`flow/constraint.sdc`:
```
create_clock -name core_clock -period 6.06 [get_ports {clk}]
set_input_delay 1.2120 -clock core_clock [delete_from_list [all_inputs] [get_ports {clk}]]
set_output_delay 1.2120 -clock core_clock [all_outputs]
set_load 0.01 [all_outputs]
```
`flow/design.v`:
```
module cordic(clk, angle, sine, cosine);
  input clk;
  input signed [31:0] angle;  
  output signed [15:0] sine;  
  output signed [15:0] cosine;
  reg signed [15:0] x [0:12];
  reg signed [15:0] y [0:12];
  reg signed [31:0] z [0:12];
  parameter scaling_factor = 19896;  
  wire [1:0] sector;
  assign sector = angle[31:30];
  assign sine = y[12];
  assign cosine = x[12];
  wire signed [31:0] theta [0:12];
  assign theta [ 0] = 'h20000000;   
  assign theta [ 1] = 'h12E4051D;   
  assign theta [ 2] = 'h9FB385B;    
  assign theta [ 3] = 'h51111D4;    
  assign theta [ 4] = 'h28B0D43;    
  assign theta [ 5] = 'h145D7E1;    
  assign theta [ 6] = 'hA2F61E;     
  assign theta [ 7] = 'h517C55;     
  assign theta [ 8] = 'h28BE53;     
  assign theta [ 9] = 'h145F2E;     
  assign theta [10] = 'hA2F98;      
  assign theta [11] = 'h517CC;      
  assign theta [12] = 'h28BE6;      
  always @(posedge clk)
  begin 
    if (sector == 2'b00) begin
	  x[0] <= scaling_factor;
      y[0] <= 0;
      z[0] <= angle;      
    end
    else if  (sector == 2'b11) begin
	  x[0] <= scaling_factor;
      y[0] <= 0;
      z[0] <= angle;      
    end      
    else if (sector == 2'b01) begin
      x[0] <= -0;
      y[0] <= scaling_factor;
      z[0] <= {2'b00,angle[29:0]};      
    end
    else if (sector == 2'b10) begin
      x[0] <= 0;
      y[0] <= -scaling_factor;
      z[0] <= {2'b11,angle[29:0]};
    end
  end
  genvar i;
  generate
    for (i=0; i<13; i=i+1)
      begin
        wire sgn; 
	assign sgn = z[i][31];  
	wire signed [15:0] xnew, ynew;
        assign xnew = x[i] >>> i;  
        assign ynew = y[i] >>> i;
        always @(posedge clk)
          begin
            if (sgn==1)
              begin
                x[i+1] <= x[i]+ynew;
                y[i+1] <= y[i]-xnew;
                z[i+1] <= z[i]+theta[i];
              end
            else
              begin
                x[i+1] <= x[i]-ynew;
                y[i+1] <= y[i]+xnew;
                z[i+1] <= z[i]-theta[i];
              end
          end
      end
  endgenerate
endmodule
```
`flow/run.sh`:
```
#!/bin/bash
# the make line also repeats each setting of config.mk as NAME=value (left out here)
make -C /OpenROAD-flow-scripts/flow DESIGN_CONFIG=/design/flow/config.mk WORK_HOME=/design/flow/orfs CLKGATE_MAP_FILE= finish
```
`flow/config.mk`:
```
export PLATFORM = sky130hd
export DESIGN_NAME = cordic
export DESIGN_NICKNAME = cordic
export VERILOG_FILES = /design/flow/design.v
export SDC_FILE = /design/flow/constraint.sdc
export NUM_CORES = 4
export LEC_CHECK = 0
export CAP_MARGIN = 40
export CELL_PAD_IN_SITES_GLOBAL_PLACEMENT = 2
export CORE_MARGIN = 8
export CORE_UTILIZATION = 48
export CTS_CLUSTER_SIZE = 55
export GPL_ROUTABILITY_DRIVEN = 0
export GPL_TIMING_DRIVEN = 0
export MIN_ROUTING_LAYER = met2
export PLACE_DENSITY = 0.83
export SETUP_SLACK_MARGIN = 1.77
export SLEW_MARGIN = 30
export TNS_END_PERCENT = 5
```
==> Slide: Implementation Results, run 1 <==
Flow Results at a Glance

Place
  – HPWL after detailed placement: 81800 µm
  – Port Buffers: 64
  – Setup slack at placement: 1.05 ns

STA
  – Tcrit/Tclk final: 69.5%
  – WHS: 0.324 ns
  – RSZ-0062 raised after global routing: true
  – Post-route minimum period: 4.21 ns
  – Clk_skew: 0.0203 ns
  – Final setup viols: 0
  – Worst slew pin tran: 0.982 ns
  – Maximum clock rate: 237 MHz
  – Post-route setup slack: 1.85 ns
  – Final setup TNS: 0 ns
  – Slew margin rel.: 33.9%
  – Final hold viol count: 0
  – Max Slew Vio Count: 0

Clock network
  – CTS tree: yes
  – Hold buffer count at cts: 0
  – Clock sink count: 724
  – Clock tree buffer depth: 3
  – CTS clock-pin slew for the worst setup and hold paths: 0.06 ns
  – H-tree levels: 3
  – Root Driver: clkbuf_16
  – TritonCTS buffer count: 86
  – Latency at later pin: 0.66 ns
  – Post-CTS setup buffers: 0

Yosys
  – AO/OA Area Share: 19.7%
  – Sequential-to-total area share from yosys stat: 31.1%
  – Post-synth regs: 724
  – Post-synthesis cell count from yosys: 5156
  – Xor+xnor area frac: 13.4%
  – Syn_area_per_cell: 9.04 µm²
  – Synthesized area: 46600 µm²
  – Area leader, netlist: dfxtp_1
  – Post-Syn Nets: 5921
  – Gate Count Post-Synth: 5156
  – Cell Type Count: 83
  – Mux area share: 1.05%
  – Commonest cells in the netlist: dfxtp_1, ha_1, a21oi_1, xnor2_1, nor2_1
  – Async S/R FF share, synth: 0%
  – Yosys chip area: 46600 µm²
  – Simple-Gate Area Share: 11.7%
  – Warnings, synthesis: 4
  – Yosys adder share: 20.2%
  – Post-synth EDFFs: 0
  – Leading post-synthesis cells by cell area: dfxtp_1, ha_1, xnor2_1
  – Top-area cell type share of the netlist area: 31.1%
  – Most frequent cell after synthesis: dfxtp_1
  – Dominant flop cell: dfxtp_1
  – Top logic family: adder cells

Status
  – Status: timing/DRC/antenna clean

Hold path
  – Worst Hold Launch: z[0][4]$_DFFE_PP_
  – Hold WC Path Type: flip-flop to flip-flop
  – Hold Path Cell Cnt: 0
  – Hold EP: z[1][4]$_DFF_P_

Finish
  – Area grow syn2layout: 11.4%
  – Final net count: 6081

Worst setup path
  – Critical Setup Path Class: flip-flop to flip-flop
  – Crit start category: flip-flop
  – CP endpoint: z[3][30]$_DFF_P_
  – Worst-path fanout max: 18
  – Reg2reg path depth: 14
  – CP Cell Sequence: clkbuf_2, inv_1, buf_8, ha_1, o21ai_1, a211oi_1, o21ai_1, o311ai_1, nor4_1, o31ai_2, a21oi_1, o31ai_1, a21oi_1, xnor2_1
  – Setup crit start: z[2][31]$_DFF_P_
  – CP Capture Type: flip-flop
  – Critical path buffers and inverters: 3
  – Slowest cell delay on critical path: 0.55 ns
  – R2r setup slk: 1.85 ns
  – Crit path depth: 14
  – Reg2Reg Capture Point: z[3][30]$_DFF_P_
  – R2R Path Start: z[2][31]$_DFF_P_
  – CP Data Required Time: 6.62 ns
  – Worst EP arrival: 4.77 ns
  – Slowest library cell on the worst path: dfxtp_4
  – Crit path max-delay family: AND-OR/OR-AND gates

Die
  – Core ar.: 96400 µm²
  – Die Ht: 328 µm
  – Std-Cell Rows: 114
  – # IOs: 65
  – Die Area: 107000 µm²
  – Die W: 328 µm
  – Init Core Util: 48.3%

Flow run
  – Maxcap violations: 0
  – Total tool warning count: 70

GRT
  – Grt total ovfl: 0
  – All-Layer GR Usage: 28.5%
  – Number of global-route vias before repair: 52900
  – Antenna violations before repair: 2
  – Largest net degree at the start of global routing: 28
  – First-pass GRT wire length: 170000 µm

Detailed routing
  – Avg WL per Cell: 15.9 µm
  – DR DRC count: 0
  – Final wirelength: 106000 µm
  – Drt first-iter violations: 5727
  – TritonRoute pass-1 iters: 6
  – Vias/cell: 7.56
  – ANT nets after route: 0
  – Via count: 50400
-- per-stage QoR --
step / utilization (%) / cell area [µm²] / instances
after global placement: 50.7 / 48800 / 6496
after CTS: 53.7 / 51800 / 6657
after global routing: 53.9 / 51900 / 6664
after floorplan: - / 46600 / 5156
final: 53.9 / 51900 / 6668
after detailed placement: 50.7 / 48900 / 6502
-- final cells by class --
class	instances	area [µm²]
Clock buffer	116	2460
Fill cell	9160	44500
Multi-Input combinational cell	4086	30900
Timing Repair Buffer	72	739
Clock inverter	39	405
Tap cell	1276	1600
Antenna cell	9	22.5
Buffer	63	265
Inverter	283	1060
Sequential cell	724	14500
-- timing repair --
item                       4_1_cts  5_1_grt
gates resized                   16       34
pin swaps                        0        0
setup endpoints to repair       78       95
-- routing by layer --
layer,global-route usage [%],part of all wire [%]
met2,36.3,56
met5,2.99,0.33
met3,37.0,37
met4,4.10,5.9
met1,-,0
==> run 2: changes to the inputs <==
CAP_MARGIN = 20   (was 40)
CELL_PAD_IN_SITES_GLOBAL_PLACEMENT = default   (was 2)
CORE_MARGIN = 2   (was 8)
CORE_UTILIZATION = 66   (was 48)
CTS_CLUSTER_SIZE = default   (was 55)
GPL_ROUTABILITY_DRIVEN = default   (was 0)
GPL_TIMING_DRIVEN = default   (was 0)
MIN_ROUTING_LAYER = default   (was met2)
PLACE_DENSITY = default   (was 0.83)
SETUP_SLACK_MARGIN = default   (was 1.77)
SLEW_MARGIN = 20   (was 30)
TNS_END_PERCENT = default   (was 5)
clock period = 3.1 ns   (was 6.06 ns; I/O delays follow)
==> Slide: Implementation Results, run 2 <==
Flow Results at a Glance

Yosys
  – Most frequent cell after synthesis: dfxtp_1
  – Warnings, synthesis: 4 (unchanged)
  – Leading post-synthesis cells by cell area: dfxtp_1, ha_1, xnor2_1
  – Gate Count Post-Synth: 5156 (unchanged)
  – Mux area share: 1.05% (unchanged)
  – Yosys chip area: 46600 µm² (unchanged)
  – Xor+xnor area frac: 13.4% (unchanged)
  – Top-area cell type share of the netlist area: 31.1% (unchanged)
  – Async S/R FF share, synth: 0% (unchanged)
  – Post-synth EDFFs: 0 (unchanged)
  – Top logic family: adder cells
  – Cell Type Count: 83 (unchanged)
  – Post-synth regs: 724 (unchanged)
  – Area leader, netlist: dfxtp_1
  – Post-Syn Nets: 5921 (unchanged)
  – Commonest cells in the netlist: dfxtp_1, ha_1, a21oi_1, xnor2_1, nor2_1
  – Synthesized area: 46600 µm² (unchanged)
  – Syn_area_per_cell: 9.04 µm² (unchanged)
  – AO/OA Area Share: 19.7% (unchanged)
  – Yosys adder share: 20.2% (unchanged)
  – Sequential-to-total area share from yosys stat: 31.1% (unchanged)
  – Post-synthesis cell count from yosys: 5156 (unchanged)
  – Dominant flop cell: dfxtp_1
  – Simple-Gate Area Share: 11.7% (unchanged)

Detailed routing
  – ANT cells: 0 (-9)
  – TritonRoute pass-1 iters: 7 (+1)
  – ANT nets after route: 0 (unchanged)
  – Vias/cell: 5.71 (-24%)
  – Max Used Layer: met4
  – Met2 wire len: 54400 µm (-8.9%)
  – Via count: 38300 (-24%)
  – Drt first-iter violations: 1892 (-67%)
  – DR DRC count: 0 (unchanged)
  – Met1 WL: 47100 µm (+47100 µm)
  – Final wirelength: 108000 µm (+2.1%)
  – WL met3: 3460 µm (-91%)
  – Avg WL per Cell: 16.1 µm (+1.5%)

Place
  – Port Buffers: 64 (unchanged)
  – RePlAce Congestion: 0.902
  – Area after DPL: 51800 µm² (+5.8%)
  – HPWL after detailed placement: 80300 µm (-1.8%)

Finish
  – Final net count: 6468 (+6.4%)
  – Layout fillers: 4664 (-49%)
  – Area grow syn2layout: 21.9%
  – Final Util: 81.1% (+27 points)
  – Storage element area: 14600 µm² (+0.30%)
  – Post-route cell area: 56800 µm² (+9.4%)
  – Multi-input gate area: 33000 µm² (+6.7%)

Status
  – Status: finished with violations
  – SO Viols: setup timing

Die
  – # IOs: 65 (unchanged)
  – Core ar.: 70000 µm² (-27%)
  – Init Core Util: 66.6% (+18 points)
  – Die W: 270 µm (-18%)
  – Die Ht: 270 µm (-18%)
  – Std-Cell Rows: 97 (-15%)
  – Die Area: 72800 µm² (-32%)

STA
  – Final hold viol count: 0 (unchanged)
  – Tcrit/Tclk final: 102% (+33 points)
  – Post-route setup slack: -0.0647 ns (-1.91 ns)
  – Worst slew pin tran: 0.758 ns (-0.224 ns)
  – Maximum clock rate: 316 MHz (+33%)
  – Slew margin rel.: 49.4% (+16 points)
  – RSZ-0062 raised after global routing: true
  – Final setup viols: 7 (+7)
  – Post-route minimum period: 3.16 ns (-1.05 ns)
  – Clk_skew: 0.0194 ns (-0.000850 ns)
  – Max Slew Vio Count: 0 (unchanged)

GRT
  – Largest net degree at the start of global routing: 34 (+21%)
  – Number of global-route vias before repair: 36700 (-31%)
  – Antenna violations before repair: 0 (-2)
  – First-pass GRT wire length: 172000 µm (+1.1%)
  – All-Layer GR Usage: 27.8% (-0.76 points)
  – Grt total ovfl: 0 (unchanged)

Worst setup path
  – CP Capture Type: flip-flop
  – CP Data Required Time: 3.64 ns (-2.98 ns)
  – Most used cell, CP: buf_6
  – Critical Setup Path Class: flip-flop to flip-flop
  – R2R Path Start: z[2][31]$_DFF_P_
  – CP Cell Sequence: clkinvlp_4, buf_6, buf_6, fa_2, nor2b_2, o31a_2, o21ai_4, o311ai_4, nor4_4, o31ai_4, a21oi_2, o31ai_2, a21oi_1, xnor2_1
  – Slowest library cell on the worst path: fa_2
  – Crit start category: flip-flop
  – Setup crit start: z[2][31]$_DFF_P_
  – Crit path max-delay family: AND-OR/OR-AND gates
  – Crit path depth: 14 (unchanged)
  – Reg2Reg Capture Point: z[3][30]$_DFF_P_
  – Critical path buffers and inverters: 3 (unchanged)
  – R2r setup slk: -0.06 ns (-1.91 ns)
  – Slowest cell delay on critical path: 0.40 ns (-0.15 ns)
  – Worst-path fanout max: 3 (-15)
  – CP endpoint: z[3][30]$_DFF_P_
  – Reg2reg path depth: 14 (unchanged)
  – Worst EP arrival: 3.71 ns (-1.06 ns)

Flow run
  – Total tool warning count: 72 (+2.9%)
  – Maxcap violations: 0 (unchanged)

Clock network
  – Clock tree buffer depth: 3 (unchanged)
  – TritonCTS buffer count: 79 (-8.1%)
  – H-tree levels: 3 (unchanged)
  – Latency at later pin: 0.64 ns (-0.02 ns)
  – Root Driver: clkbuf_16
  – CTS tree: yes
  – CTS clock-pin slew for the worst setup and hold paths: 0.06 ns (about the same)
  – Clock sink count: 724 (unchanged)

Hold path
  – Hold EP: z[1][3]$_DFF_P_
  – Hold WC Path Type: flip-flop to flip-flop
  – Hold Path Cell Cnt: 0 (unchanged)
  – Worst Hold Launch: z[0][3]$_DFFE_PP_
run 2: final cells by class:
type                    count  area share (%)
flip-flops and latches    724            25.6
multi-input cells        4086            58.0
inverters                 283            1.93
repair buffers            529            7.77
well taps                 940            2.07
clock inverters            34           0.650
clock buffers             111            3.99
run 2: per-stage QoR:
stage | hold WS [ns] | cells | TNS [ns] | setup WS, ns
after CTS | 0.325 | 6641 | -0.138 | -0.0509
after detailed placement | 0.312 | 6462 | -2.14 | -0.187
after global routing | 0.331 | 6707 | -3.19 | -0.171
after global placement | 0.310 | 6462 | -0.695 | -0.144
final | 0.326 | 6707 | -0.235 | -0.0647
after floorplan | 0.310 | 5156 | -3.22 | -0.268
run 2: routing by layer:
metal  up-vias  track usage (%)
li1      19500                -
met1     17900             34.0
met2       666             50.9
met3       211             3.21
met4         0             8.49
met5         -                0
run 2: what timing repair did:
| action | CTS | global route |
|---|---|---|
| gates cloned | 0 | 4 |
| pin swaps | 44 | 155 |
| buffers inserted | 34 | 63 |
| gates resized | 88 | 289 |
| hold endpoints to repair | 0 | 0 |
| hold buffers | 0 | 0 |
| endpoints found under the setup margin | 46 | 131 |
==> run 3: changes to the inputs <==
CAP_MARGIN = 5   (was 20)
CORE_UTILIZATION = 72   (was 66)
CTS_CLUSTER_SIZE = 43   (was default)
GPL_ROUTABILITY_DRIVEN = 1   (was default)
PLACE_DENSITY = 0.64   (was default)
SETUP_SLACK_MARGIN = 0.8   (was default)
SLEW_MARGIN = 40   (was 20)
clock period = 2.99 ns   (was 3.1 ns; I/O delays follow)
==> Slide: Implementation Results, run 3 <==
Flow Results at a Glance

Yosys
  – Yosys adder share: 20.2% (unchanged)
  – Dominant flop cell: dfxtp_1
  – Post-Syn Nets: 5921 (unchanged)
  – Yosys chip area: 46600 µm² (unchanged)
  – Mux area share: 1.05% (unchanged)
  – Top-area cell type share of the netlist area: 31.1% (unchanged)
  – Post-synth EDFFs: 0 (unchanged)
  – Gate Count Post-Synth: 5156 (unchanged)
  – Commonest cells in the netlist: dfxtp_1, ha_1, a21oi_1, xnor2_1, nor2_1
  – Warnings, synthesis: 4 (unchanged)
  – AO/OA Area Share: 19.7% (unchanged)
  – Sequential-to-total area share from yosys stat: 31.1% (unchanged)
  – Xor+xnor area frac: 13.4% (unchanged)
  – Area leader, netlist: dfxtp_1
  – Simple-Gate Area Share: 11.7% (unchanged)
  – Post-synthesis cell count from yosys: 5156 (unchanged)
  – Synthesized area: 46600 µm² (unchanged)
  – Syn_area_per_cell: 9.04 µm² (unchanged)
  – Leading post-synthesis cells by cell area: dfxtp_1, ha_1, xnor2_1
  – Most frequent cell after synthesis: dfxtp_1
  – Cell Type Count: 83 (unchanged)
  – Async S/R FF share, synth: 0% (unchanged)
  – Top logic family: adder cells
  – Post-synth regs: 724 (unchanged)

Clock network
  – Clock sink count: 724 (unchanged)
  – TritonCTS buffer count: 79 (unchanged)
  – Clock tree buffer depth: 3 (unchanged)
  – H-tree levels: 3 (unchanged)
  – Root Driver: clkbuf_16

Die
  – Core ar.: 64200 µm² (-8.3%)
  – Die Area: 66800 µm² (-8.2%)
  – Die W: 258 µm (-4.2%)
  – Die Ht: 258 µm (-4.2%)
  – Std-Cell Rows: 93 (-4.1%)
  – Init Core Util: 72.6% (+6.0 points)
  – # IOs: 65 (unchanged)

Place
  – # placed instances: 6424 (-0.59%)
  – RePlAce Congestion: 0.956 (+5.9%)
  – HPWL after detailed placement: 83400 µm (+3.9%)
  – Port Buffers: 64 (unchanged)

Status
  – Error: [ERROR DPL-0038] Utilization greater than 100%, impossible to legalize
  – Status: stopped before the end
  – Last stage reached: global routing (5_1_grt)
==> run 3: repair_timing <==
item | in CTS
gates cloned | 5
gates resized | 565
hold buffers | 0
setup endpoints to repair | 419
pin swaps | 516
buffers inserted | 326
==> run 3: per-stage QoR <==
stage | hold WS (ns) | setup WS, ns | TNS (ns) | cell area [µm²]
2_1_floorplan | 0.310 | -0.380 | -8.41 | 48600
3_3_place_gp | 0.310 | -0.144 | -0.589 | 52900
3_5_place_dp | 0.312 | -0.217 | -2.12 | 52900
4_1_cts | 0.325 | -0.205 | -1.03 | 60900
==> run 4: changes to the inputs <==
ABC_AREA = 0   (was default)
CAP_MARGIN = 30   (was 5)
CELL_PAD_IN_SITES_DETAIL_PLACEMENT = 1   (was default)
CELL_PAD_IN_SITES_GLOBAL_PLACEMENT = 2   (was default)
CORE_ASPECT_RATIO = 1.58   (was default)
CORE_MARGIN = 10   (was 2)
CORE_UTILIZATION = 37   (was 72)
CTS_CLUSTER_SIZE = 55   (was 43)
GPL_ROUTABILITY_DRIVEN = 0   (was 1)
GPL_TIMING_DRIVEN = 1   (was default)
MIN_ROUTING_LAYER = met2   (was default)
PLACE_DENSITY = default   (was 0.64)
PLACE_DENSITY_LB_ADDON = 0.22   (was default)
SETUP_SLACK_MARGIN = 1.77   (was 0.8)
SLEW_MARGIN = 0   (was 40)
TNS_END_PERCENT = 5   (was default)
clock period = 6.06 ns   (was 2.99 ns; I/O delays follow)
==> Slide: Implementation Results, run 4 <==
Flow Results at a Glance

Yosys
  – Post-synthesis cell count from yosys: 5156 (unchanged)
  – Synthesized area: 46600 µm² (unchanged)
  – Syn_area_per_cell: 9.04 µm² (unchanged)
  – Post-synth EDFFs: 0 (unchanged)
  – Yosys adder share: 20.2% (unchanged)
  – Xor+xnor area frac: 13.4% (unchanged)
  – Top logic family: adder cells
  – Commonest cells in the netlist: dfxtp_1, ha_1, a21oi_1, xnor2_1, nor2_1
  – Leading post-synthesis cells by cell area: dfxtp_1, ha_1, xnor2_1
  – Gate Count Post-Synth: 5156 (unchanged)
  – Async S/R FF share, synth: 0% (unchanged)
  – Simple-Gate Area Share: 11.7% (unchanged)
  – Area leader, netlist: dfxtp_1
  – Post-synth regs: 724 (unchanged)
  – AO/OA Area Share: 19.7% (unchanged)
  – Sequential-to-total area share from yosys stat: 31.1% (unchanged)
  – Dominant flop cell: dfxtp_1
  – Most frequent cell after synthesis: dfxtp_1
  – Top-area cell type share of the netlist area: 31.1% (unchanged)
  – Cell Type Count: 83 (unchanged)
  – Post-Syn Nets: 5921 (unchanged)
  – Yosys chip area: 46600 µm² (unchanged)
  – Warnings, synthesis: 4 (unchanged)
  – Mux area share: 1.05% (unchanged)

Worst setup path
  – Worst EP arrival: 4.72 ns
  – Reg2reg path depth: 14
  – R2R Path Start: z[5][31]$_DFF_P_
  – Most used cell, CP: a21oi_1
  – Slowest cell delay on critical path: 0.75 ns
  – Crit start category: flip-flop
  – CP Capture Type: flip-flop
  – Worst-path fanout max: 15
  – R2r setup slk: 1.97 ns
  – Critical path buffers and inverters: 1
  – CP endpoint: y[6][14]$_DFF_P_
  – Slowest library cell on the worst path: dfxtp_1
  – Setup crit start: z[5][31]$_DFF_P_
  – Critical Setup Path Class: flip-flop to flip-flop
  – Reg2Reg Capture Point: y[6][14]$_DFF_P_
  – CP Data Required Time: 6.68 ns
  – Crit path depth: 14
  – Crit path max-delay family: AND-OR/OR-AND gates
  – CP Cell Sequence: buf_4, nor2_1, xnor2_1, ha_1, a21o_1, a21oi_1, o21bai_1, a21oi_1, o21bai_1, a41oi_1, a21oi_1, a21o_1, a21oi_1, xnor2_1

Hold path
  – Worst Hold Launch: z[0][20]$_DFFE_PP_
  – Hold EP: z[1][20]$_DFF_P_
  – Hold WC Path Type: flip-flop to flip-flop
  – Hold Path Cell Cnt: 0

Detailed routing
  – Via count: 51000
  – Drt first-iter violations: 6759
  – Vias/cell: 7.30
  – DR DRC count: 0
  – TritonRoute pass-1 iters: 6
  – Avg WL per Cell: 17.6 µm
  – ANT nets after route: 0
  – Final wirelength: 123000 µm

Clock network
  – Clock sink count: 724 (unchanged)
  – Root Driver: clkbuf_16
  – H-tree levels: 3 (unchanged)
  – Clock tree buffer depth: 3 (unchanged)
  – Latency at later pin: 0.70 ns
  – TritonCTS buffer count: 82 (+3.8%)
  – Post-CTS setup buffers: 0 (-100%)
  – CTS resizes: 0 (-100%)
  – CTS clock-pin slew for the worst setup and hold paths: 0.06 ns
  – CTS tree: yes
  – Hold buffer count at cts: 0 (unchanged)

GRT
  – All-Layer GR Usage: 26.2%
  – First-pass GRT wire length: 197000 µm
  – Number of global-route vias before repair: 55400
  – Grt total ovfl: 0
  – Antenna violations before repair: 0
  – Largest net degree at the start of global routing: 40

Place
  – Setup slack at placement: 1.98 ns (+2.20 ns)
  – Port Buffers: 64 (unchanged)
  – HPWL after detailed placement: 96700 µm (+16%)

Die
  – Die Area: 141000 µm² (+110%)
  – Core ar.: 125000 µm² (+95%)
  – Init Core Util: 37.3% (-35 points)
  – Die Ht: 466 µm (+80%)
  – Die W: 302 µm (+17%)
  – Std-Cell Rows: 163 (+75%)
  – # IOs: 65 (unchanged)

Status
  – Status: timing/DRC/antenna clean

Finish
  – Multi-input gate area: 30800 µm²
  – Area grow syn2layout: 11.6%
  – Layout fillers: 14500
  – Storage element area: 14500 µm²
  – Final net count: 6032

STA
  – Slew margin rel.: 30.6%
  – Final setup TNS: 0 ns
  – Worst slew pin tran: 1.03 ns
  – Final setup viols: 0
  – Final hold viol count: 0
  – Post-route minimum period: 4.09 ns
  – Maximum clock rate: 244 MHz
  – Clk_skew: 0.0283 ns
  – Post-route setup slack: 1.97 ns
  – RSZ-0062 raised after global routing: true
  – Max Slew Vio Count: 0
  – Tcrit/Tclk final: 67.6%

Flow run
  – Total tool warning count: 68
  – Maxcap violations: 0
-- run 4: cell type report --
| class | count | share of cell area, % |
|---|---|---|
| clock buffers | 111 | 4.43 |
| inverters | 283 | 2.04 |
| clock inverters | 39 | 0.830 |
| repair buffers | 90 | 1.60 |
| multi-input cells | 4086 | 59.2 |
| diodes | 3 | 0.0144 |
| well taps | 1650 | 3.97 |
| flip-flops and latches | 724 | 27.9 |
-- run 4: metrics by stage --
stage / hold slack (ns) / utilization, % / cells / area [µm²]
finish: 0.325 / 41.6 / 6986 / 52000
global route: 0.332 / 41.6 / 6983 / 52000
CTS: 0.327 / 41.6 / 6979 / 52000
floorplan: 0.310 / - / 5156 / 46600
global placement: 0.311 / 39.4 / 6826 / 49200
detailed placement: 0.313 / 39.4 / 6829 / 49200
-- run 4: layer usage --
layer	vias to the layer above	wire (µm)	GRT usage [%]
li1	18400	-	-
met1	18500	0	-
met2	13200	79500	39.7
met3	924	34200	24.3
met4	2	9480	5.26
met5	-	11	0.103
==> run 5: changes to the inputs <==
ABC_AREA = default   (was 0)
CAP_MARGIN = 20   (was 30)
CELL_PAD_IN_SITES_DETAIL_PLACEMENT = default   (was 1)
CELL_PAD_IN_SITES_GLOBAL_PLACEMENT = default   (was 2)
CORE_ASPECT_RATIO = default   (was 1.58)
CORE_MARGIN = 2   (was 10)
CORE_UTILIZATION = 64   (was 37)
CTS_CLUSTER_SIZE = default   (was 55)
GPL_ROUTABILITY_DRIVEN = default   (was 0)
GPL_TIMING_DRIVEN = default   (was 1)
MIN_ROUTING_LAYER = default   (was met2)
PLACE_DENSITY_LB_ADDON = default   (was 0.22)
SETUP_SLACK_MARGIN = -0.26   (was 1.77)
SLEW_MARGIN = 20   (was 0)
TNS_END_PERCENT = default   (was 5)
clock period = 2.61 ns   (was 6.06 ns; I/O delays follow)
==> Slide: Implementation Results, run 5 <==
Flow Results at a Glance

Status
  – Status: stopped before the end
  – Last stage reached: global routing (5_1_grt)

Yosys
  – Top logic family: adder cells
  – Simple-Gate Area Share: 11.7% (unchanged)
  – Area leader, netlist: dfxtp_1
  – Most frequent cell after synthesis: dfxtp_1
  – Commonest cells in the netlist: dfxtp_1, ha_1, a21oi_1, xnor2_1, nor2_1
  – Async S/R FF share, synth: 0% (unchanged)
  – Sequential-to-total area share from yosys stat: 31.1% (unchanged)
  – Synthesized area: 46600 µm² (unchanged)
  – Syn_area_per_cell: 9.04 µm² (unchanged)
  – Leading post-synthesis cells by cell area: dfxtp_1, ha_1, xnor2_1
  – Cell Type Count: 83 (unchanged)
  – Top-area cell type share of the netlist area: 31.1% (unchanged)
  – Warnings, synthesis: 4 (unchanged)
  – Xor+xnor area frac: 13.4% (unchanged)
  – Post-synthesis cell count from yosys: 5156 (unchanged)
  – Mux area share: 1.05% (unchanged)
  – Post-Syn Nets: 5921 (unchanged)
  – Dominant flop cell: dfxtp_1
  – Yosys adder share: 20.2% (unchanged)
  – Yosys chip area: 46600 µm² (unchanged)
  – Gate Count Post-Synth: 5156 (unchanged)
  – Post-synth EDFFs: 0 (unchanged)
  – Post-synth regs: 724 (unchanged)
  – AO/OA Area Share: 19.7% (unchanged)

Clock network
  – Hold buffer count at cts: 0 (unchanged)
  – Clock sink count: 724 (unchanged)
  – Root Driver: clkbuf_16
  – TritonCTS buffer count: 82 (unchanged)
  – Clock tree buffer depth: 3 (unchanged)
  – H-tree levels: 3 (unchanged)

Place
  – # placed instances: 7304 (+7.0%)
  – Port Buffers: 64 (unchanged)
  – Setup slack at placement: -0.546 ns (-2.53 ns)
  – RePlAce Congestion: 0.925
  – HPWL after detailed placement: 91000 µm (-5.9%)
  – Area after DPL: 58600 µm² (+19%)

Die
  – Core ar.: 71700 µm² (-43%)
  – Die W: 274 µm (-9.4%)
  – Init Core Util: 65.0% (+28 points)
  – Die Ht: 274 µm (-41%)
  – Die Area: 75000 µm² (-47%)
  – Std-Cell Rows: 98 (-40%)
  – # IOs: 65 (unchanged)
-- run 5: what timing repair did --
item | in CTS
endpoints found under the hold margin | 0
cloned | 3
resized | 328
endpoints found under the setup margin | 137
pin swaps | 266
buffers inserted | 145
==> run 6: changes to the inputs <==
ABC_AREA = 1   (was default)
CORE_UTILIZATION = 72   (was 64)
PLACE_DENSITY = 0.64   (was default)
SETUP_SLACK_MARGIN = -0.21   (was -0.26)
clock period = 2.73 ns   (was 2.61 ns; I/O delays follow)
==> Slide: Implementation Results, run 6 <==
Flow Results at a Glance

Yosys
  – Yosys chip area: 59200 µm² (+27%)
  – Post-synthesis cell count from yosys: 9176 (+78%)
  – Top logic family: simple AND/OR/NAND/NOR gates
  – Leading post-synthesis cells by cell area: dfxtp_1, nand2_1, ha_1
  – Commonest cells in the netlist: nand2_1, inv_1, nor2_1, dfxtp_1, ha_1
  – Top-area cell type share of the netlist area: 24.5% (-6.6 points)
  – Post-synth regs: 724 (unchanged)
  – Dominant flop cell: dfxtp_1
  – Cell Type Count: 52 (-37%)
  – Sequential-to-total area share from yosys stat: 24.5% (-6.6 points)
  – Warnings, synthesis: 4 (unchanged)
  – Async S/R FF share, synth: 0% (unchanged)
  – Area leader, netlist: dfxtp_1
  – Most frequent cell after synthesis: nand2_1
  – Simple-Gate Area Share: 33.0% (+21 points)
  – Xor+xnor area frac: 8.23% (-5.2 points)
  – Post-synth EDFFs: 0 (unchanged)
  – Gate Count Post-Synth: 9176 (+78%)
  – Mux area share: 0.0338% (-1.0 points)
  – Synthesized area: 59200 µm² (+27%)
  – Yosys adder share: 15.9% (-4.3 points)
  – AO/OA Area Share: 8.80% (-11 points)
  – Syn_area_per_cell: 6.45 µm² (-29%)
  – Post-Syn Nets: 9941 (+68%)

STA
  – Tcrit/Tclk final: 102%
  – Clk_skew: 0.0298 ns
  – Worst slew pin tran: 0.771 ns
  – Max Slew Vio Count: 0
  – Final hold viol count: 0
  – Post-route minimum period: 2.79 ns
  – WHS: 0.301 ns
  – Post-route setup slack: -0.0645 ns
  – Maximum clock rate: 358 MHz
  – Final setup viols: 5
  – Slew margin rel.: 48.6%

Clock network
  – CTS tree: yes
  – H-tree levels: 3 (unchanged)
  – Latency at later pin: 0.65 ns
  – CTS clock-pin slew for the worst setup and hold paths: 0.06 ns
  – Hold buffer count at cts: 0 (unchanged)
  – Root Driver: clkbuf_16
  – Clock tree buffer depth: 3 (unchanged)
  – Clock sink count: 724 (unchanged)
  – TritonCTS buffer count: 78 (-4.9%)

Finish
  – Storage element area: 14500 µm²
  – Area grow syn2layout: 8.58%
  – Layout fillers: 6347
  – Post-route cell area: 64300 µm²
  – Final net count: 10100
  – Multi-input gate area: 39100 µm²
  – Post-Layout Cell Count: 10500

GRT
  – Antenna violations before repair: 2
  – All-Layer GR Usage: 36.8%
  – First-pass GRT wire length: 262000 µm
  – Number of global-route vias before repair: 55800
  – Largest net degree at the start of global routing: 37
  – Grt total ovfl: 0

Worst setup path
  – Crit path max-delay family: adder cells
  – Reg2Reg Capture Point: y[11][12]$_DFF_P_
  – Critical Setup Path Class: flip-flop to flip-flop
  – Slowest cell delay on critical path: 0.54 ns
  – Crit start category: flip-flop
  – Crit path depth: 14
  – Worst-path fanout max: 5
  – Reg2reg path depth: 14
  – R2r setup slk: -0.06 ns
  – Slowest library cell on the worst path: dfxtp_1
  – Setup crit start: x[10][10]$_DFF_P_
  – CP Cell Sequence: inv_1, ha_1, nand3_1, nor2_1, nand2_1, ha_1, nand2_1, nand2_1, ha_1, nand2_1, o21ai_0, nand2_1, nand3_1, xor2_1
  – CP endpoint: y[11][12]$_DFF_P_
  – Critical path buffers and inverters: 1
  – Most used cell, CP: nand2_1
  – Worst EP arrival: 3.36 ns
  – R2R Path Start: x[10][10]$_DFF_P_
  – CP Capture Type: flip-flop
  – CP Data Required Time: 3.30 ns

Die
  – Die Ht: 291 µm (+6.2%)
  – Std-Cell Rows: 105 (+7.1%)
  – Core ar.: 81700 µm² (+14%)
  – Die W: 291 µm (+6.2%)
  – # IOs: 65 (unchanged)
  – Die Area: 84600 µm² (+13%)
  – Init Core Util: 72.5% (+7.5 points)

Flow run
  – Maxcap violations: 0
  – Total tool warning count: 69

Place
  – # placed instances: 10300 (+42%)
  – Area after DPL: 61600 µm² (+5.1%)
  – Port Buffers: 64 (unchanged)
  – HPWL after detailed placement: 129000 µm (+41%)
  – RePlAce Congestion: 1.00 (+8.4%)

Detailed routing
  – Avg WL per Cell: 15.3 µm
  – ANT nets after route: 0
  – TritonRoute pass-1 iters: 6
  – DR DRC count: 0
  – Final wirelength: 160000 µm
  – Via count: 58600
  – Vias/cell: 5.59
  – Drt first-iter violations: 4736

Status
  – Status: finished with violations
  – SO Viols: setup timing

Hold path
  – Hold EP: z[4][0]$_DFF_P_
  – Hold Path Cell Cnt: 0
  – Hold WC Path Type: flip-flop to flip-flop
  – Worst Hold Launch: z[3][0]$_DFF_P_
[run 6: timing repair]
item	4_1_cts	5_1_grt
setup buffers	0	0
endpoints found under the setup margin	0	10
gates resized	0	10
[run 6: routing by layer]
metal	vias up	track usage, %	part of all wire [%]
met2	2293	64.0	47
met3	510	4.43	6.7
li1	29300	-	-
met5	-	0	0.0069
met4	2	16.3	4.5
met1	26500	45.7	42
[run 6: stage by stage]
stage               setup slack (ns)  setup TNS, ns  utilization [%]
detailed placement            0.0501              0             75.3
global placement              0.0760              0             75.3
global route                  -0.243          -7.43             78.7
CTS                           0.0365              0             78.6
floorplan                    -0.0285        -0.0573                -
finish                       -0.0645         -0.160             78.7
[run 6: area by class of cell]
| cell class | instances | area share (%) |
|---|---|---|
| Inverter | 1463 | 8.54 |
| Antenna cell | 2 | 0.00778 |
| Sequential cell | 724 | 22.5 |
| Tap cell | 1070 | 2.08 |
| Clock inverter | 43 | 0.837 |
| Timing Repair Buffer | 129 | 1.83 |
| Clock buffer | 99 | 3.36 |
| Multi-Input combinational cell | 6952 | 60.8 |
==> run 7: changes to the inputs <==
ABC_AREA = 0   (was 1)
CORE_ASPECT_RATIO = 0.88   (was default)
CORE_UTILIZATION = 61   (was 72)
CTS_CLUSTER_SIZE = 57   (was default)
GPL_ROUTABILITY_DRIVEN = 1   (was default)
PLACE_DENSITY = default   (was 0.64)
SETUP_SLACK_MARGIN = 1.23   (was -0.21)
SLEW_MARGIN = 5   (was 20)
TNS_END_PERCENT = 5   (was default)
clock period = 4.74 ns   (was 2.73 ns; I/O delays follow)
==> Slide: Implementation Results, run 7 <==
Flow Results at a Glance

Worst setup path
  – Setup crit start: z[1][31]$_DFF_P_
  – Critical Setup Path Class: flip-flop to flip-flop
  – CP Capture Type: flip-flop
  – Crit path max-delay family: AND-OR/OR-AND gates
  – Worst EP arrival: 3.95 ns (+0.59 ns)
  – R2r setup slk: 1.32 ns (+1.38 ns)
  – Slowest cell delay on critical path: 0.43 ns (-0.11 ns)
  – CP Cell Sequence: clkinvlp_4, buf_4, ha_1, nor2b_1, nor4_2, o21ai_1, a221o_1, a311o_1, a41oi_1, nor2b_2, o21bai_1, xor2_1
  – Slowest library cell on the worst path: dfxtp_4
  – Worst-path fanout max: 21 (+16)
  – CP endpoint: z[2][26]$_DFF_P_
  – R2R Path Start: z[1][31]$_DFF_P_
  – Crit path depth: 12 (-2)
  – Critical path buffers and inverters: 2 (+1)
  – Reg2Reg Capture Point: z[2][26]$_DFF_P_
  – CP Data Required Time: 5.27 ns (+1.97 ns)
  – Crit start category: flip-flop
  – Reg2reg path depth: 12 (-2)

STA
  – Max Slew Vio Count: 0 (unchanged)
  – Worst slew pin tran: 1.04 ns (+0.274 ns)
  – Slew margin rel.: 30.2% (-18 points)
  – Final setup viols: 0 (-5)
  – Post-route minimum period: 3.42 ns (+0.629 ns)
  – RSZ-0062 raised after global routing: true
  – Tcrit/Tclk final: 72.2% (-30 points)
  – Final hold viol count: 0 (unchanged)
  – Clk_skew: 0.0210 ns (-0.00881 ns)
  – Final setup TNS: 0 ns (+0.160 ns)
  – Maximum clock rate: 292 MHz (-18%)

Clock network
  – Latency at later pin: 0.65 ns (about the same)
  – Clock sink count: 724 (unchanged)
  – CTS tree: yes
  – H-tree levels: 3 (unchanged)
  – Root Driver: clkbuf_16
  – Hold buffer count at cts: 0 (unchanged)
  – Clock tree buffer depth: 3 (unchanged)
  – TritonCTS buffer count: 77 (-1.3%)
  – CTS clock-pin slew for the worst setup and hold paths: 0.07 ns (about the same)

Hold path
  – Hold Path Cell Cnt: 0 (unchanged)
  – Worst Hold Launch: z[0][1]$_DFFE_PP_
  – Hold WC Path Type: flip-flop to flip-flop
  – Hold EP: z[1][1]$_DFF_P_

Yosys
  – Mux area share: 1.05% (+1.0 points)
  – Synthesized area: 46600 µm² (-21%)
  – Most frequent cell after synthesis: dfxtp_1
  – Yosys chip area: 46600 µm² (-21%)
  – Simple-Gate Area Share: 11.7% (-21 points)
  – Syn_area_per_cell: 9.04 µm² (+40%)
  – Top-area cell type share of the netlist area: 31.1% (+6.6 points)
  – Commonest cells in the netlist: dfxtp_1, ha_1, a21oi_1, xnor2_1, nor2_1
  – Post-synth regs: 724 (unchanged)
  – Xor+xnor area frac: 13.4% (+5.2 points)
  – Post-synthesis cell count from yosys: 5156 (-44%)
  – Cell Type Count: 83 (+60%)
  – Leading post-synthesis cells by cell area: dfxtp_1, ha_1, xnor2_1
  – Post-synth EDFFs: 0 (unchanged)
  – Yosys adder share: 20.2% (+4.3 points)
  – Async S/R FF share, synth: 0% (unchanged)
  – Gate Count Post-Synth: 5156 (-44%)
  – Post-Syn Nets: 5921 (-40%)
  – Dominant flop cell: dfxtp_1
  – Area leader, netlist: dfxtp_1
  – Warnings, synthesis: 4 (unchanged)
  – Sequential-to-total area share from yosys stat: 31.1% (+6.6 points)
  – AO/OA Area Share: 19.7% (+11 points)
  – Top logic family: adder cells

Die
  – Std-Cell Rows: 95 (-9.5%)
  – Die W: 299 µm (+2.7%)
  – Init Core Util: 61.4% (-11 points)
  – Core ar.: 76000 µm² (-7.1%)
  – Die Ht: 263 µm (-9.5%)
  – # IOs: 65 (unchanged)
  – Die Area: 78600 µm² (-7.0%)

Detailed routing
  – Via count: 35200 (-40%)
  – Drt first-iter violations: 1547 (-67%)
  – TritonRoute pass-1 iters: 5 (-1)
  – Vias/cell: 5.54 (-0.94%)
  – ANT nets after route: 0 (unchanged)
  – ANT cells: 0 (-2)
  – Final wirelength: 95000 µm (-41%)
  – DR DRC count: 0 (unchanged)
  – Avg WL per Cell: 14.9 µm (-2.2%)

GRT
  – Number of global-route vias before repair: 33200 (-40%)
  – Largest net degree at the start of global routing: 40 (+8.1%)
  – Grt total ovfl: 0 (unchanged)
  – First-pass GRT wire length: 157000 µm (-40%)
  – All-Layer GR Usage: 23.7% (-13 points)
  – Antenna violations before repair: 0 (-2)

Flow run
  – Total tool warning count: 72 (+4.3%)
  – Maxcap violations: 0 (unchanged)

Finish
  – Final net count: 6048 (-40%)
  – Post-Layout Cell Count: 6360 (-39%)
  – Area grow syn2layout: 10.8%
  – Final Util: 68.0% (-11 points)
  – Post-route cell area: 51700 µm² (-20%)

Place
  – RePlAce Congestion: 0.871 (-13%)
  – Port Buffers: 64 (unchanged)
  – # placed instances: 6195 (-40%)
  – HPWL after detailed placement: 74700 µm (-42%)
  – Area after DPL: 48500 µm² (-21%)

Status
  – Status: timing/DRC/antenna clean
-- run 7: repair_timing --
item / in CTS / in global routing
gates resized: 4 / 82
setup buffers: 2 / 24
pin swaps: 0 / 5
cloned: 1 / 0
endpoints found under the setup margin: 40 / 104
-- run 7: metal layers --
| layer | vias to the layer above | global-route usage, % | share of wire, % | routed length [µm] |
|---|---|---|---|---|
| met5 | - | 0 | 0 | 0 |
| met4 | 0 | 6.71 | 2.5 | 2340 |
| met3 | 144 | 3.31 | 3.4 | 3240 |
| met2 | 512 | 39.9 | 46 | 43700 |
| met1 | 15900 | 31.5 | 48 | 45700 |
| li1 | 18600 | - | - | - |
-- run 7: cell type report --
cell class                      instances  area (µm²)
Clock buffer                          105        2150
Timing Repair Buffer                  110        1040
Clock inverter                         33         433
Multi-Input combinational cell       4086       31100
Fill cell                            6232       24300
Sequential cell                       724       14500
Inverter                              283        1100
Tap cell                             1018        1270
Timing Repair inverter                  1        7.51
-- run 7: per-stage QoR --
stage          hold slack (ns)  setup slack, ns
4_1_cts                  0.324             1.07
6_report                 0.322             1.32
3_5_place_dp             0.312            0.665
3_3_place_gp             0.310            0.731
5_1_grt                  0.331             1.09
2_1_floorplan            0.310             1.18
==> run 8: changes to the inputs <==
ABC_AREA = default   (was 0)
CORE_ASPECT_RATIO = default   (was 0.88)
CORE_UTILIZATION = 16   (was 61)
CTS_CLUSTER_SIZE = default   (was 57)
GPL_ROUTABILITY_DRIVEN = default   (was 1)
SETUP_SLACK_MARGIN = default   (was 1.23)
SLEW_MARGIN = 20   (was 5)
TNS_END_PERCENT = default   (was 5)
clock period = 4.09 ns   (was 4.74 ns; I/O delays follow)
==> Slide: Implementation Results, run 8 <==
Flow Results at a Glance

Place
  – HPWL after detailed placement: 73200 µm (-2.0%)
  – RePlAce Congestion: 0.827 (-5.1%)
  – Area after DPL: 52100 µm² (+7.5%)
  – Port Buffers: 64 (unchanged)
  – # placed instances: 9089 (+47%)

Finish
  – Multi-input gate area: 30800 µm² (-1.0%)
  – Post-Layout Cell Count: 9217 (+45%)
  – Layout fillers: 32400 (+420%)
  – Final Util: 18.8% (-49 points)
  – Storage element area: 14500 µm² (-0.20%)
  – Post-route cell area: 54600 µm² (+5.8%)
  – Final net count: 6027 (-0.35%)
  – Area grow syn2layout: 17.2%

Yosys
  – Cell Type Count: 83 (unchanged)
  – Post-synth EDFFs: 0 (unchanged)
  – Top logic family: adder cells
  – Commonest cells in the netlist: dfxtp_1, ha_1, a21oi_1, xnor2_1, nor2_1
  – Simple-Gate Area Share: 11.7% (unchanged)
  – AO/OA Area Share: 19.7% (unchanged)
  – Post-Syn Nets: 5921 (unchanged)
  – Gate Count Post-Synth: 5156 (unchanged)
  – Yosys chip area: 46600 µm² (unchanged)
  – Warnings, synthesis: 4 (unchanged)
  – Sequential-to-total area share from yosys stat: 31.1% (unchanged)
  – Syn_area_per_cell: 9.04 µm² (unchanged)
  – Area leader, netlist: dfxtp_1
  – Mux area share: 1.05% (unchanged)
  – Dominant flop cell: dfxtp_1
  – Async S/R FF share, synth: 0% (unchanged)
  – Xor+xnor area frac: 13.4% (unchanged)
  – Post-synthesis cell count from yosys: 5156 (unchanged)
  – Yosys adder share: 20.2% (unchanged)
  – Most frequent cell after synthesis: dfxtp_1
  – Synthesized area: 46600 µm² (unchanged)
  – Post-synth regs: 724 (unchanged)
  – Leading post-synthesis cells by cell area: dfxtp_1, ha_1, xnor2_1
  – Top-area cell type share of the netlist area: 31.1% (unchanged)

Detailed routing
  – Avg WL per Cell: 9.96 µm (-33%)
  – ANT nets after route: 0 (unchanged)
  – DR DRC count: 0 (unchanged)
  – TritonRoute pass-1 iters: 5 (unchanged)
  – Via count: 33900 (-3.8%)
  – Drt first-iter violations: 1973 (+28%)
  – ANT cells: 0 (unchanged)
  – Final wirelength: 91800 µm (-3.3%)
  – Vias/cell: 3.68 (-34%)

Worst setup path
  – Crit start category: flip-flop
  – Crit path max-delay family: AND-OR/OR-AND gates
  – CP endpoint: x[2][15]$_DFF_P_
  – Setup crit start: x[1][3]$_DFF_P_
  – CP Cell Sequence: inv_1, ha_1, mux2_2, ha_1, fa_1, a21o_1, a21oi_1, o21bai_1, a21oi_1, o21bai_1, a21oi_1, o21ai_0, a21o_1, a21oi_1, xnor2_1
  – R2r setup slk: 0.51 ns (-0.81 ns)
  – Slowest library cell on the worst path: dfxtp_1
  – CP Capture Type: flip-flop
  – Reg2Reg Capture Point: x[2][15]$_DFF_P_
  – Critical path buffers and inverters: 1 (-1)
  – Worst-path fanout max: 7 (-67%)
  – CP Data Required Time: 4.66 ns (-0.61 ns)
  – Most used cell, CP: a21oi_1
  – Worst EP arrival: 4.15 ns (+0.20 ns)
  – Slowest cell delay on critical path: 0.47 ns (+0.04 ns)
  – R2R Path Start: x[1][3]$_DFF_P_
  – Reg2reg path depth: 15 (+3)
  – Critical Setup Path Class: flip-flop to flip-flop
  – Crit path depth: 15 (+3)

Die
  – Init Core Util: 16.1% (-45 points)
  – Std-Cell Rows: 198 (+110%)
  – # IOs: 65 (unchanged)
  – Core ar.: 290000 µm² (+280%)
  – Die Area: 296000 µm² (+280%)
  – Die W: 544 µm (+82%)
  – Die Ht: 544 µm (+110%)

Hold path
  – Hold EP: z[1][24]$_DFF_P_
  – Hold Path Cell Cnt: 0 (unchanged)
  – Hold WC Path Type: flip-flop to flip-flop
  – Worst Hold Launch: z[0][24]$_DFFE_PP_

Clock network
  – CTS resizes: 0 (-4)
  – Clock sink count: 724 (unchanged)
  – Clock tree buffer depth: 3 (unchanged)
  – H-tree levels: 3 (unchanged)
  – Latency at later pin: 0.63 ns (-0.02 ns)
  – Hold buffer count at cts: 0 (unchanged)
  – Post-CTS setup buffers: 0 (-2)
  – CTS clock-pin slew for the worst setup and hold paths: 0.06 ns (about the same)
  – TritonCTS buffer count: 71 (-7.8%)
  – Root Driver: clkbuf_16
  – CTS tree: yes

STA
  – Final setup TNS: 0 ns (unchanged)
  – Max Slew Vio Count: 0 (unchanged)
  – Final hold viol count: 0 (unchanged)
  – Final setup viols: 0 (unchanged)
  – Maximum clock rate: 279 MHz (-4.4%)
  – Tcrit/Tclk final: 87.6% (+15 points)
  – Post-route minimum period: 3.58 ns (+0.159 ns)
  – Worst slew pin tran: 0.768 ns (-0.277 ns)
  – RSZ-0062 raised after global routing: false
  – Slew margin rel.: 48.2% (+18 points)
  – Clk_skew: 0.0263 ns (+0.00528 ns)

GRT
  – Largest net degree at the start of global routing: 39 (-2.5%)
  – Number of global-route vias before repair: 32300 (-2.8%)
  – First-pass GRT wire length: 156000 µm (-0.81%)
  – Grt total ovfl: 0 (unchanged)
  – Antenna violations before repair: 1 (+1)
  – All-Layer GR Usage: 6.09% (-18 points)

Status
  – Status: timing/DRC/antenna clean

Flow run
  – Maxcap violations: 0 (unchanged)
  – Total tool warning count: 67 (-6.9%)
run 8: per-stage QoR:
| stage | setup WS (ns) | hold slack, ns |
|---|---|---|
| 2_1_floorplan | 0.207 | 0.310 |
| 3_3_place_gp | 0.529 | 0.313 |
| 3_5_place_dp | 0.504 | 0.312 |
| 4_1_cts | 0.488 | 0.326 |
| 5_1_grt | 0.0850 | 0.329 |
| 6_report | 0.507 | 0.324 |
run 8: area by class of cell:
type | count | share of cell area, %
tap | 3900 | 8.93
sequential | 724 | 26.5
multi-input combinational | 4086 | 56.4
inverter | 283 | 1.94
clock buffer | 96 | 3.78
clock inverter | 32 | 0.795
timing repair buffer | 96 | 1.64
run 8: per-layer routing:
| metal | GRT usage (%) | share of wire (%) | up-vias |
|---|---|---|---|
| met3 | 0.937 | 3.0 | 124 |
| li1 | - | - | 18600 |
| met5 | 0 | 0 | - |
| met4 | 1.41 | 1.9 | 0 |
| met1 | 9.05 | 56 | 14800 |
| met2 | 9.05 | 39 | 434 |
==> run 9: changes to the inputs <==
ABC_AREA = 1   (was default)
CORE_UTILIZATION = 72   (was 16)
CTS_CLUSTER_DIAMETER = 202   (was default)
CTS_CLUSTER_SIZE = 14   (was default)
PLACE_DENSITY_LB_ADDON = 0.07   (was default)
SETUP_SLACK_MARGIN = 0.53   (was default)
clock period = 1.79 ns   (was 4.09 ns; I/O delays follow)
==> Slide: Implementation Results, run 9 <==
Flow Results at a Glance

Yosys
  – Post-Syn Nets: 9941 (+68%)
  – Area leader, netlist: dfxtp_1
  – Yosys chip area: 59200 µm² (+27%)
  – Cell Type Count: 52 (-37%)
  – Syn_area_per_cell: 6.45 µm² (-29%)
  – Mux area share: 0.0338% (-1.0 points)
  – Post-synth EDFFs: 0 (unchanged)
  – Yosys adder share: 15.9% (-4.3 points)
  – Most frequent cell after synthesis: nand2_1
  – Top-area cell type share of the netlist area: 24.5% (-6.6 points)
  – Synthesized area: 59200 µm² (+27%)
  – Top logic family: simple AND/OR/NAND/NOR gates
  – Async S/R FF share, synth: 0% (unchanged)
  – Post-synthesis cell count from yosys: 9176 (+78%)
  – Warnings, synthesis: 4 (unchanged)
  – Dominant flop cell: dfxtp_1
  – Sequential-to-total area share from yosys stat: 24.5% (-6.6 points)
  – Commonest cells in the netlist: nand2_1, inv_1, nor2_1, dfxtp_1, ha_1
  – Xor+xnor area frac: 8.23% (-5.2 points)
  – AO/OA Area Share: 8.80% (-11 points)
  – Post-synth regs: 724 (unchanged)
  – Gate Count Post-Synth: 9176 (+78%)
  – Simple-Gate Area Share: 33.0% (+21 points)
  – Leading post-synthesis cells by cell area: dfxtp_1, nand2_1, ha_1

Status
  – Error: [ERROR DPL-0038] Utilization greater than 100%, impossible to legalize
  – Status: stopped before the end
  – Last stage reached: clock tree synthesis (4_1_cts)

Die
  – Init Core Util: 72.5% (+56 points)
  – Die W: 291 µm (-47%)
  – Core ar.: 81700 µm² (-72%)
  – # IOs: 65 (unchanged)
  – Std-Cell Rows: 105 (-47%)
  – Die Ht: 291 µm (-47%)
  – Die Area: 84600 µm² (-71%)

Place
  – Port Buffers: 64 (unchanged)
  – RePlAce Congestion: 1.05 (+27%)
  – Setup slack at placement: -1.09 ns (-1.60 ns)
  – HPWL after detailed placement: 189000 µm (+160%)
==> run 9: stage by stage <==
step / hold slack [ns] / instance area, µm² / instances
detailed placement: 0.312 / 76400 / 11800
global placement: 0.311 / 76400 / 11800
floorplan: 0.310 / 63000 / 9176
==> run 10: changes to the inputs <==
ABC_AREA = 0   (was 1)
CAP_MARGIN = 5   (was 20)
CELL_PAD_IN_SITES_DETAIL_PLACEMENT = 2   (was default)
CELL_PAD_IN_SITES_GLOBAL_PLACEMENT = 1   (was default)
CORE_ASPECT_RATIO = 1.72   (was default)
CORE_UTILIZATION = 27   (was 72)
CTS_CLUSTER_DIAMETER = default   (was 202)
CTS_CLUSTER_SIZE = default   (was 14)
PLACE_DENSITY_LB_ADDON = default   (was 0.07)
SETUP_SLACK_MARGIN = default   (was 0.53)
SLEW_MARGIN = 40   (was 20)
clock period = 1.94 ns   (was 1.79 ns; I/O delays follow)
==> Slide: Implementation Results, run 10 <==
Flow Results at a Glance

Die
  – Init Core Util: 27.1% (-45 points)
  – Std-Cell Rows: 200 (+90%)
  – Die W: 321 µm (+10%)
  – Die Area: 176000 µm² (+110%)
  – # IOs: 65 (unchanged)
  – Die Ht: 549 µm (+89%)
  – Core ar.: 172000 µm² (+110%)

Yosys
  – Most frequent cell after synthesis: dfxtp_1
  – Post-Syn Nets: 5921 (-40%)
  – Warnings, synthesis: 4 (unchanged)
  – Leading post-synthesis cells by cell area: dfxtp_1, ha_1, xnor2_1
  – Async S/R FF share, synth: 0% (unchanged)
  – Yosys chip area: 46600 µm² (-21%)
  – Post-synth EDFFs: 0 (unchanged)
  – Top-area cell type share of the netlist area: 31.1% (+6.6 points)
  – Dominant flop cell: dfxtp_1
  – Syn_area_per_cell: 9.04 µm² (+40%)
  – Sequential-to-total area share from yosys stat: 31.1% (+6.6 points)
  – Xor+xnor area frac: 13.4% (+5.2 points)
  – Area leader, netlist: dfxtp_1
  – AO/OA Area Share: 19.7% (+11 points)
  – Commonest cells in the netlist: dfxtp_1, ha_1, a21oi_1, xnor2_1, nor2_1
  – Mux area share: 1.05% (+1.0 points)
  – Simple-Gate Area Share: 11.7% (-21 points)
  – Post-synth regs: 724 (unchanged)
  – Post-synthesis cell count from yosys: 5156 (-44%)
  – Top logic family: adder cells
  – Cell Type Count: 83 (+60%)
  – Gate Count Post-Synth: 5156 (-44%)
  – Yosys adder share: 20.2% (+4.3 points)
  – Synthesized area: 46600 µm² (-21%)

GRT
  – Grt total ovfl: 14
  – All-Layer GR Usage: 43.4%

Clock network
  – H-tree levels: 3
  – Hold buffer count at cts: 0
  – TritonCTS buffer count: 86
  – Clock sink count: 724
  – Root Driver: clkbuf_16
  – Clock tree buffer depth: 3

Status
  – Last stage reached: global routing (5_1_grt)
  – Error: [ERROR GRT-0232] Routing congestion too high. Check the congestion heatmap in the GUI.
  – Status: stopped before the end

Place
  – # placed instances: 9280 (-21%)
  – RePlAce Congestion: 0.898 (-14%)
  – Port Buffers: 64 (unchanged)
  – HPWL after detailed placement: 167000 µm (-12%)
  – Area after DPL: 66500 µm² (-13%)
  – Setup slack at placement: -1.54 ns (-0.452 ns)
run 10: routing by layer:
layer	track usage (%)	overflow
met1	34.8	0
met2	71.3	4
met5	1.40	0
met4	52.7	10
met3	20.2	0
run 10: timing repair:
item                       in CTS
gates cloned                    4
gates resized                 776
setup buffers                 291
setup endpoints to repair     559
pin swaps                     424
==> run 11: changes to the inputs <==
ABC_AREA = 1   (was 0)
CAP_MARGIN = 20   (was 5)
CELL_PAD_IN_SITES_DETAIL_PLACEMENT = default   (was 2)
CELL_PAD_IN_SITES_GLOBAL_PLACEMENT = default   (was 1)
CORE_ASPECT_RATIO = default   (was 1.72)
CORE_UTILIZATION = 72   (was 27)
PLACE_DENSITY = 0.64   (was default)
SETUP_SLACK_MARGIN = -0.2   (was default)
SLEW_MARGIN = 20   (was 40)
clock period = 2.68 ns   (was 1.94 ns; I/O delays follow)
==> Slide: Implementation Results, run 11 <==
Flow Results at a Glance

Worst setup path
  – Crit path max-delay family: simple AND/OR/NAND/NOR gates
  – CP endpoint: y[10][14]$_DFF_P_
  – CP Capture Type: flip-flop
  – Setup crit start: x[9][9]$_DFF_P_
  – Slowest library cell on the worst path: ha_1
  – Worst EP arrival: 3.23 ns
  – Worst-path fanout max: 4
  – CP Cell Sequence: nor3_2, nand3_1, nand2_1, xor2_1, inv_1, ha_1, nand2_1, nor3b_1, o21ai_0, nand3_1, nand2_1
  – R2r setup slk: -0.01 ns
  – CP Data Required Time: 3.22 ns
  – R2R Path Start: x[9][9]$_DFF_P_
  – Critical path buffers and inverters: 1
  – Most used cell, CP: nand2_1
  – Reg2Reg Capture Point: y[10][14]$_DFF_P_
  – Crit path depth: 11
  – Crit start category: flip-flop
  – Reg2reg path depth: 11
  – Critical Setup Path Class: flip-flop to flip-flop
  – Slowest cell delay on critical path: 0.38 ns

Place
  – Setup slack at placement: -0.00323 ns (+1.54 ns)
  – Port Buffers: 64 (unchanged)
  – HPWL after detailed placement: 128000 µm (-23%)
  – RePlAce Congestion: 0.998 (+11%)
  – # placed instances: 10300 (+11%)

Yosys
  – Async S/R FF share, synth: 0% (unchanged)
  – Dominant flop cell: dfxtp_1
  – Top-area cell type share of the netlist area: 24.5% (-6.6 points)
  – Leading post-synthesis cells by cell area: dfxtp_1, nand2_1, ha_1
  – Synthesized area: 59200 µm² (+27%)
  – Post-synth EDFFs: 0 (unchanged)
  – Sequential-to-total area share from yosys stat: 24.5% (-6.6 points)
  – Yosys adder share: 15.9% (-4.3 points)
  – Area leader, netlist: dfxtp_1
  – Gate Count Post-Synth: 9176 (+78%)
  – Commonest cells in the netlist: nand2_1, inv_1, nor2_1, dfxtp_1, ha_1
  – Most frequent cell after synthesis: nand2_1
  – Simple-Gate Area Share: 33.0% (+21 points)
  – Top logic family: simple AND/OR/NAND/NOR gates
  – Yosys chip area: 59200 µm² (+27%)
  – Mux area share: 0.0338% (-1.0 points)
  – Warnings, synthesis: 4 (unchanged)
  – Cell Type Count: 52 (-37%)
  – Post-Syn Nets: 9941 (+68%)
  – Post-synthesis cell count from yosys: 9176 (+78%)
  – Xor+xnor area frac: 8.23% (-5.2 points)
  – Syn_area_per_cell: 6.45 µm² (-29%)
  – Post-synth regs: 724 (unchanged)
  – AO/OA Area Share: 8.80% (-11 points)

Status
  – Status: finished with violations
  – SO Viols: setup timing

Die
  – Die Ht: 291 µm (-47%)
  – Die Area: 84600 µm² (-52%)
  – # IOs: 65 (unchanged)
  – Die W: 291 µm (-9.3%)
  – Std-Cell Rows: 105 (-48%)
  – Core ar.: 81700 µm² (-53%)
  – Init Core Util: 72.5% (+45 points)

Finish
  – Area grow syn2layout: 8.98%
  – Final Util: 79.0%
  – Post-Layout Cell Count: 10500
  – Final net count: 10100

STA
  – Clk_skew: 0.0138 ns
  – Tcrit/Tclk final: 101%
  – Maximum clock rate: 371 MHz
  – Slew margin rel.: 56.6%
  – Final hold viol count: 0
  – Post-route minimum period: 2.69 ns
  – Max Slew Vio Count: 0
  – Worst slew pin tran: 0.645 ns
  – Final setup viols: 2
  – Post-route setup slack: -0.0140 ns

Clock network
  – Root Driver: clkbuf_16
  – H-tree levels: 3 (unchanged)
  – Clock sink count: 724 (unchanged)
  – TritonCTS buffer count: 79 (-8.1%)
  – CTS clock-pin slew for the worst setup and hold paths: 0.07 ns
  – CTS tree: yes
  – Clock tree buffer depth: 3 (unchanged)
  – Latency at later pin: 0.64 ns

Detailed routing
  – ANT cells: 0
  – ANT nets after route: 0
  – TritonRoute pass-1 iters: 9
  – Via count: 58700
  – Vias/cell: 5.59
  – Drt first-iter violations: 5150
  – DR DRC count: 0
  – Final wirelength: 160000 µm
  – Avg WL per Cell: 15.3 µm

GRT
  – Grt total ovfl: 0
  – All-Layer GR Usage: 37.1%
  – Antenna violations before repair: 0
  – Number of global-route vias before repair: 55900
  – First-pass GRT wire length: 264000 µm
  – Largest net degree at the start of global routing: 37

Hold path
  – Hold EP: z[1][28]$_DFF_P_
  – Worst Hold Launch: z[0][28]$_DFFE_PP_
  – Hold Path Cell Cnt: 0
  – Hold WC Path Type: flip-flop to flip-flop

Flow run
  – Total tool warning count: 69
  – Maxcap violations: 0
[run 11: stage by stage]
stage / cell area [µm²] / TNS, ns / hold slack (ns)
2_1_floorplan: 59200 / -0.439 / 0.310
4_1_cts: 64400 / -0.0941 / 0.316
3_3_place_gp: 61600 / 0 / 0.310
3_5_place_dp: 61600 / -0.00323 / 0.312
5_1_grt: 64500 / -10.46 / 0.329
6_report: 64500 / -0.0175 / 0.328
[run 11: cell type report]
type | instances | area (µm²)
inverters | 1463 | 5500
flip-flops and latches | 724 | 14500
multi-input cells | 6952 | 39100
clock inverters | 39 | 573
well taps | 1070 | 1340
fillers | 6278 | 17200
repair buffers | 140 | 1250
clock buffers | 104 | 2240
[run 11: layer usage]
metal  global-route usage, %  part of all wire (%)  vias up
met4                    15.6                   4.3        0
met1                    46.0                    42    26400
met3                    4.58                   7.2      501
met2                    64.8                    47     2469
li1                        -                     -    29300
met5                       0                     0        -
[run 11: repair_timing]
| item | CTS | global route |
|---|---|---|
| buffers inserted | 0 | 4 |
| endpoints found under the setup margin | 0 | 27 |
| hold buffers | 0 | 0 |
| resized | 0 | 27 |
